==> inputs of job 8489 <==
==> flow/design.v <==
    `timescale 1ns / 1ps
    module chip8_cpu (
        input wire clk,
        input wire reset,
        input wire [7:0] mem_data_in,
        input wire [15:0] key_pressed,
        output reg mem_read,
        output reg [11:0] mem_addr_out,
        output reg [7:0] mem_data_out,
        output reg mem_write
    );
        reg [11:0]    pc;
        reg [11:0]    I;
        reg [7:0]     V[0:15];
        reg [15:0]    opcode;
        reg [3:0]     state;
        reg [3:0]     pc_data;
        reg [11:0]    stack[0:15];
        reg [7:0]     opcode_fh;
        reg [7:0]     opcode_sh;
        reg [7:0]     delay_timer,sound_timer; 
        reg [20:0]    one_hz;
        reg [3:0]     i;
        reg [15:0]    lfsr;       
        reg [1:0]     bcd_step;   
        wire [7:0]    vx = V[opcode[11:8]];
        wire [7:0]    vy = V[opcode[7:4]];
        wire [8:0]    add_xy = {1'b0, vx} + {1'b0, vy};
        wire [7:0]    bcd_h = vx / 8'd100;
        wire [7:0]    bcd_t = (vx / 8'd10) % 8'd10;
        wire [7:0]    bcd_o = vx % 8'd10;
        reg  [3:0]    key_idx;
        integer       k;
        always @(*) begin
            key_idx = 4'd0;
            for (k = 15; k >= 0; k = k - 1)
                if (key_pressed[k]) key_idx = k[3:0];
        end
        localparam FETCH1 = 0;
        localparam FETCH1_WAIT = 1;
        localparam FETCH2 = 2;
        localparam FETCH2_WAIT = 3;
        localparam LASTFETCH = 4;
        localparam EXECUTE = 5;
        localparam LASTFETCH_WAIT = 6;
        localparam STORE = 7;
        localparam RETRIEVE = 8;
        localparam RETRIEVE_WAIT = 9;
        localparam RETRIEVE_WAIT2 = 10;
        localparam BCD = 11;
        localparam KEYWAIT = 12;
        always @(posedge clk or posedge reset) begin
            if(reset) begin
                pc <= 12'h200;
                state <= FETCH1;
                opcode <= 0;
                I <= 12'd0;
                opcode_fh <= 0;
                opcode_sh <= 0;
                mem_read <= 0;
                mem_write <= 0;
                delay_timer <= 0;
                pc_data <= 0;
                one_hz <= 0;
                sound_timer <= 0;
                lfsr <= 16'hACE1;
                bcd_step <= 0;
            end else begin
                if (one_hz == 833333) begin  
                    one_hz <= 0;
                    if (delay_timer > 0)
                        delay_timer <= delay_timer - 1;
                    if (sound_timer > 0)
                        sound_timer <= sound_timer - 1;
                end else begin
                    one_hz <= one_hz + 1;
                end
                mem_read <= 0;
                mem_write <= 0;
            case(state)
                FETCH1: begin
                    mem_addr_out <= pc;
                    mem_read <= 1;
                    state <= FETCH1_WAIT;
                end
                FETCH1_WAIT: begin
                    state <= FETCH2;
                end
                FETCH2: begin
                    opcode_fh <= mem_data_in;
                    mem_addr_out <= pc + 1;
                    mem_read <= 1;
                    state <= FETCH2_WAIT;
                end
                FETCH2_WAIT: begin
                    state <= LASTFETCH;
                end
                LASTFETCH: begin
                    opcode_sh <= mem_data_in;
                    state <= LASTFETCH_WAIT;
                end 
                LASTFETCH_WAIT: begin
                    opcode <= {opcode_fh, opcode_sh};
                    state <= EXECUTE;
                end
                EXECUTE: begin
                    pc <= pc + 2;
                    state <= FETCH1;
                    case(opcode[15:12])                     
                        4'h6: begin
                            V[opcode[11:8]] <= opcode[7:0];
                        end
                        4'h7: begin
                            V[opcode[11:8]] <= V[opcode[11:8]] + opcode[7:0];
                        end
                        4'h1: begin
                            pc <= opcode[11:0];
                        end 
                        4'h2: begin
                            stack[pc_data] <= pc + 2;
                            pc <= opcode[11:0];
                            pc_data <= pc_data + 1;
                        end
                        4'h9: begin
                            if (vx != vy)
                                pc <= pc + 4;
                        end
                        4'h5: begin
                            if (vx == vy)
                                pc <= pc + 4;
                        end
                        4'h3: begin
                            if (vx == opcode[7:0])
                                pc <= pc + 4;
                        end
                        4'h4: begin
                            if (vx != opcode[7:0])
                                pc <= pc + 4;
                        end
                        4'h8: begin
                            case(opcode[3:0])
                                4'h0: V[opcode[11:8]] <= vy;
                                4'h1: V[opcode[11:8]] <= vx | vy;
                                4'h2: V[opcode[11:8]] <= vx & vy;
                                4'h3: V[opcode[11:8]] <= vx ^ vy;
                                4'h4: begin
                                    V[opcode[11:8]] <= add_xy[7:0];
                                    V[15] <= {7'd0, add_xy[8]};
                                end
                                4'h5: begin
                                    V[opcode[11:8]] <= vx - vy;
                                    V[15] <= {7'd0, vx >= vy};
                                end
                                4'h6: begin
                                    V[opcode[11:8]] <= vx >> 1;
                                    V[15] <= {7'd0, vx[0]};
                                end 
                                4'h7: begin
                                    V[opcode[11:8]] <= vy - vx;
                                    V[15] <= {7'd0, vy >= vx};
                                end
                                4'hE: begin
                                    V[opcode[11:8]] <= vx << 1;
                                    V[15] <= {7'd0, vx[7]};
                                end
                                default: ;
                            endcase
                        end
                        4'hA: begin 
                            I <= opcode[11:0];
                        end
                        4'hB: begin
                            pc <= opcode[11:0] + {4'd0, V[0]};
                        end
                        4'hC: begin
                            V[opcode[11:8]] <= opcode[7:0] & lfsr[7:0];
                            lfsr <= {lfsr[14:0], lfsr[15] ^ lfsr[13] ^ lfsr[12] ^ lfsr[10]};
                        end
                        4'hE: begin
                            case(opcode[7:0])
                                8'h9E: begin
                                    if (key_pressed[vx[3:0]])
                                        pc <= pc + 4;
                                end
                                8'hA1: begin
                                    if (key_pressed[vx[3:0]] != 1)
                                        pc <= pc + 4;
                                end
                                default: ;
                            endcase        
                        end    
                        4'hF: begin
                            case(opcode[7:0])
                                8'h07: begin
                                    V[opcode[11:8]] <= delay_timer;
                                end
                                8'h0A: begin
                                    pc <= pc;
                                    state <= KEYWAIT;
                                end
                                8'h15: begin
                                    delay_timer <= V[opcode[11:8]];
                                end
                                8'h18: begin
                                    sound_timer <= V[opcode[11:8]];
                                end
                                8'h1E: begin
                                    I <= I + V[opcode[11:8]];
                                end
                                8'h29: begin
                                    I <= {8'd0, vx[3:0]} * 12'd5;
                                end
                                8'h33: begin
                                    pc <= pc;
                                    bcd_step <= 0;
                                    state <= BCD;
                                end
                                8'h55: begin
                                    pc <= pc;
                                    i <= 0;
                                    state <= STORE;
                                end
                                8'h65: begin
                                    pc <= pc;
                                    i <= 0;
                                    state <= RETRIEVE;
                                end 
                                default: ;
                            endcase
                        end
                        4'hD: begin    
                        end
                        4'h0: begin
                            if (opcode[11:0] == 12'h0EE) begin
                                pc <= stack[pc_data - 1];
                                pc_data <= pc_data - 1;
                            end
                        end
                        default: ;
                    endcase 
                end
                STORE: begin 
                    mem_addr_out <= I + i;
                    mem_data_out <= V[i];
                    mem_write <= 1;
                    if (i == opcode[11:8]) begin
                        pc <= pc + 2;
                        state <= FETCH1;
                    end else begin
                        i <= i+1;
                        state <= STORE;
                    end
                end
                RETRIEVE: begin
                    mem_addr_out <= I + i;
                    mem_read <= 1;
                    state <= RETRIEVE_WAIT;
                end
                RETRIEVE_WAIT: begin
                    state <= RETRIEVE_WAIT2;
                end
                RETRIEVE_WAIT2: begin
                  V[i] <= mem_data_in;
                  if (i == opcode[11:8]) begin
                      pc <= pc + 2;
                      state <= FETCH1;
                  end else begin
                      i <= i + 1;
                      state <= RETRIEVE;
                  end
                end
                BCD: begin
                    mem_addr_out <= I + bcd_step;
                    mem_data_out <= (bcd_step == 0) ? bcd_h : (bcd_step == 1) ? bcd_t : bcd_o;
                    mem_write <= 1;
                    if (bcd_step == 2) begin
                        pc <= pc + 2;
                        state <= FETCH1;
                    end else begin
                        bcd_step <= bcd_step + 1;
                    end
                end
                KEYWAIT: begin
                    if (key_pressed != 16'd0) begin
                        V[opcode[11:8]] <= {4'd0, key_idx};
                        pc <= pc + 2;
                        state <= FETCH1;
                    end
                end
                default: state <= FETCH1;
            endcase
          end
        end
    endmodule
==> flow/run.sh <==
#!/bin/bash
# the make line also repeats each setting of config.mk as NAME=value (left out here)
make -C /OpenROAD-flow-scripts/flow DESIGN_CONFIG=/design/flow/config.mk WORK_HOME=/design/flow/orfs CLKGATE_MAP_FILE= finish
==> flow/config.mk <==
export PLATFORM = sky130hd
export DESIGN_NAME = chip8_cpu
export DESIGN_NICKNAME = chip8_cpu
export VERILOG_FILES = /design/flow/design.v
export SDC_FILE = /design/flow/constraint.sdc
export NUM_CORES = 4
export LEC_CHECK = 0
export CAP_MARGIN = 25
export CORE_MARGIN = 5
export CORE_UTILIZATION = 59
export CTS_CLUSTER_DIAMETER = 114
export GPL_TIMING_DRIVEN = 0
export MAX_ROUTING_LAYER = met4
export PLACE_DENSITY = 0.66
export SLEW_MARGIN = 0
==> flow/constraint.sdc <==
create_clock -name core_clock -period 6.93 [get_ports {clk}]
set_input_delay 1.3860 -clock core_clock [delete_from_list [all_inputs] [get_ports {clk}]]
set_output_delay 1.3860 -clock core_clock [all_outputs]
set_load 0.01 [all_outputs]
==> job 1996 (differences from job 8489) <==
Settings changed: ABC_AREA set to 0, CAP_MARGIN 25 to 20, CELL_PAD_IN_SITES_DETAIL_PLACEMENT set to 0, CELL_PAD_IN_SITES_GLOBAL_PLACEMENT set to 1, CORE_ASPECT_RATIO set to 0.84, CORE_MARGIN 5 to 2, CORE_UTILIZATION 59 to 64, CTS_CLUSTER_DIAMETER 114 to 160, GPL_TIMING_DRIVEN 0 to 1, MAX_ROUTING_LAYER met4 to unset, PLACE_DENSITY 0.66 to unset, PLACE_DENSITY_LB_ADDON set to 0.17, SETUP_SLACK_MARGIN set to 1.19, SLEW_MARGIN 0 to 20.
==> flow/constraint.sdc (replaced) <==
create_clock -name core_clock -period 20.7 [get_ports {clk}]
set_input_delay 4.1400 -clock core_clock [delete_from_list [all_inputs] [get_ports {clk}]]
set_output_delay 4.1400 -clock core_clock [all_outputs]
set_load 0.01 [all_outputs]
==> job 4253 (differences from job 8489) <==
Settings changed: CAP_MARGIN 25 to 20, CORE_MARGIN 5 to 2, CORE_UTILIZATION 59 to 40, CTS_CLUSTER_DIAMETER 114 to unset, GPL_TIMING_DRIVEN 0 to unset, MAX_ROUTING_LAYER met4 to unset, PLACE_DENSITY 0.66 to unset, SLEW_MARGIN 0 to 20.
==> flow/constraint.sdc (replaced) <==
create_clock -name core_clock -period 6.8 [get_ports {clk}]
set_input_delay 1.3600 -clock core_clock [delete_from_list [all_inputs] [get_ports {clk}]]
set_output_delay 1.3600 -clock core_clock [all_outputs]
set_load 0.01 [all_outputs]
==> results <==
| quantity | job 8489 | job 1996 | job 4253 |
|---|---|---|---|
| Result of the run | complete, but fails checks | no timing/DRC/antenna violations | complete, but fails checks |
| Layout check failures | negative setup slack | - | negative setup slack |
| Worst hold slack across all endpoints | 0.348 ns | 0.349 ns | 0.350 ns |
| Routed wire length on met2 | 47900 um | 41300 um | 47000 um |
| Worst-path maximum fanout | 10 | 48 | 4 |
| Register area | 13400 um^2 | 13400 um^2 | 13400 um^2 |
| Dpl cell area | 30200 um^2 | 29400 um^2 | 32000 um^2 |
| Met1 Usage GRT | 0.561 | 0.626 | 0.422 |
| Final Routed Wirelength | 114000 um | 101000 um | 110000 um |
| Buffers outside the clock class | 333 | 125 | 405 |
| Critical path's slowest cell | sky130_fd_sc_hd__mux4_2 | sky130_fd_sc_hd__dfrtp_2 | sky130_fd_sc_hd__or4_4 |
| Height of the die | 229 um | 197 um | 270 um |
| Relative contribution of combinational cells to total power | 0.305 | 0.272 | 0.302 |
| Antenna cells | 2 | 3 | 0 |
| Worst Path Required | 7.28 ns | 21.02 ns | 7.21 ns |
| Post-Route Skew | 0.0210 ns | 0.0531 ns | 0.0783 ns |
| Sw power | 2.99 mW | 0.946 mW | 3.06 mW |
| Number of clock buffers in the layout | 61 | 59 | 74 |
| Sequential portion of the cell area | 0.408 | 0.431 | 0.392 |
| Sw frac | 0.343 | 0.339 | 0.332 |
| Detailed placer's ending HPWL | 81400 um | 71700 um | 79700 um |
Power and IR drop assume default switching activity.
